==> inputs of run C <==
// vga_top
module vga_top(
	input ClkPort,
	input BtnC,
	input BtnU,
	input BtnD,
	input BtnR,
	input BtnL,
	input MoveTick,  
	output hSync, vSync,
	output [3:0] vgaR, vgaG, vgaB,
	output An0, An1, An2, An3, An4, An5, An6, An7,
	output Ca, Cb, Cc, Cd, Ce, Cf, Cg, Dp,
	output MemOE, MemWR, RamCS, QuadSpiFlashCS
	);
clock: 9.28 ns
lec_check: 0
abc_area: 1
cap_margin: 5
cell_pad_in_sites_detail_placement: 2
cell_pad_in_sites_global_placement: 3
core_margin: 2
core_utilization: 51
gpl_routability_driven: 0
gpl_timing_driven: 0
hold_slack_margin: 0.04
place_density_lb_addon: 0.02
slew_margin: 10
tns_end_percent: 30
run.sh (not shown) runs the stock make flow with config.mk's settings and CLKGATE_MAP_FILE=.
==> inputs of run M, as changes to run C <==
- ABC_AREA: 1 -> unset
- CAP_MARGIN: 5 -> 20
- CELL_PAD_IN_SITES_DETAIL_PLACEMENT: 2 -> unset
- CELL_PAD_IN_SITES_GLOBAL_PLACEMENT: 3 -> unset
- CORE_UTILIZATION: 51 -> 68
- GPL_ROUTABILITY_DRIVEN: 0 -> unset
- GPL_TIMING_DRIVEN: 0 -> unset
- HOLD_SLACK_MARGIN: 0.04 -> unset
- PLACE_DENSITY: unset -> 0.6
- PLACE_DENSITY_LB_ADDON: 0.02 -> unset
- SLEW_MARGIN: 10 -> 20
- TNS_END_PERCENT: 30 -> unset
==> flow/constraint.sdc (replaced) <==
create_clock -name core_clock -period 6.16 [get_ports {ClkPort}]
set_input_delay 1.2320 -clock core_clock [delete_from_list [all_inputs] [get_ports {ClkPort}]]
set_output_delay 1.2320 -clock core_clock [all_outputs]
set_load 0.01 [all_outputs]
==> comparison table <==
Top area contributor share: run M 0.206; run C 0.185
Run status: run M finished with violations; run C aborted with a tool error
Failing step: run M -; run C global placement without I/O (3_1_place_gp_skip_io)
Violated checks: run M setup timing; run C -
Xor and xnor area share after synthesis: run M 0.0869; run C 0.0514
Netlist cell types: run M 122; run C 82
Initial standard-cell utilization of the core: run M 0.687; run C 0.519
Async S/R FF share, synth: run M 1.00; run C 1.00
Leading area contributor after synthesis: run M sky130_fd_sc_hd__ha_1; run C sky130_fd_sc_hd__ha_1
Cell area after synthesis: run M 0.0229 mm2; run C 0.0255 mm2
Area inside the core boundary: run M 0.0334 mm2; run C 0.0492 mm2
Post-Synth Simple-Gate Area: run M 0.246; run C 0.353
Instance count of the mapped netlist: run M 3012; run C 4027
Post-Synth Adder-Cell Area: run M 0.207; run C 0.185
Proportion of synthesized chip area in sequential cells: run M 0.134; run C 0.120
Mux contribution to synthesized area: run M 0.0118; run C 0
Number of rows in the core area: run M 67; run C 81
Number of synthesized flops with an enable pin: run M 0; run C 0
Number of standard cells reported by yosys: run M 3012; run C 4027
Synthesis Warnings: run M 3; run C 3
Mapped Avg Cell Area: run M 7.61 um2; run C 6.34 um2
Yosys Chip Area: run M 0.0229 mm2; run C 0.0255 mm2
Most numerous cell in the Yosys netlist: run M sky130_fd_sc_hd__ha_1; run C sky130_fd_sc_hd__nand2_1
Vertical extent of the die: run M 188 um; run C 228 um
Horizontal die dimension: run M 188 um; run C 228 um
Complex Gates by Area: run M 0.264; run C 0.185
Total die area: run M 0.0352 mm2; run C 0.0518 mm2
Synthesis-stage register bit count: run M 120; run C 120

==> run H: inputs <==
vga_top again, from the RTL that the note above started with.
clock: 2.91 ns
lec_check: 0
abc_area: 1
cap_margin: 0
core_aspect_ratio: 0.7
core_margin: 2
core_utilization: 72
cts_cluster_diameter: 379
cts_cluster_size: 11
hold_slack_margin: -0.07
place_density_lb_addon: 0.02
setup_slack_margin: 0.31
slew_margin: 20
==> inputs of run F, as changes to run H <==
==> flow/config.mk (replaced) <==
export PLATFORM = sky130hd
export DESIGN_NAME = vga_top
export DESIGN_NICKNAME = vga_top
export VERILOG_FILES = /design/flow/design.v
export SDC_FILE = /design/flow/constraint.sdc
export NUM_CORES = 4
export LEC_CHECK = 0
export CAP_MARGIN = 20
export CORE_MARGIN = 2
export CORE_UTILIZATION = 65
export SETUP_SLACK_MARGIN = 0.92
export SLEW_MARGIN = 20
export TNS_END_PERCENT = 5
==> flow/constraint.sdc (replaced) <==
create_clock -name core_clock -period 5.39 [get_ports {ClkPort}]
set_input_delay 1.0780 -clock core_clock [delete_from_list [all_inputs] [get_ports {ClkPort}]]
set_output_delay 1.0780 -clock core_clock [all_outputs]
set_load 0.01 [all_outputs]
==> results <==
Synthesized area: run F is smaller than run H (about 10%). Run F finished with setup timing left. Run H stopped in detailed placement (DPL-0038). In run H the die area is higher than in run F, by about 0.6%. Against run H, the synthesized cell count of run F is smaller by 25%.
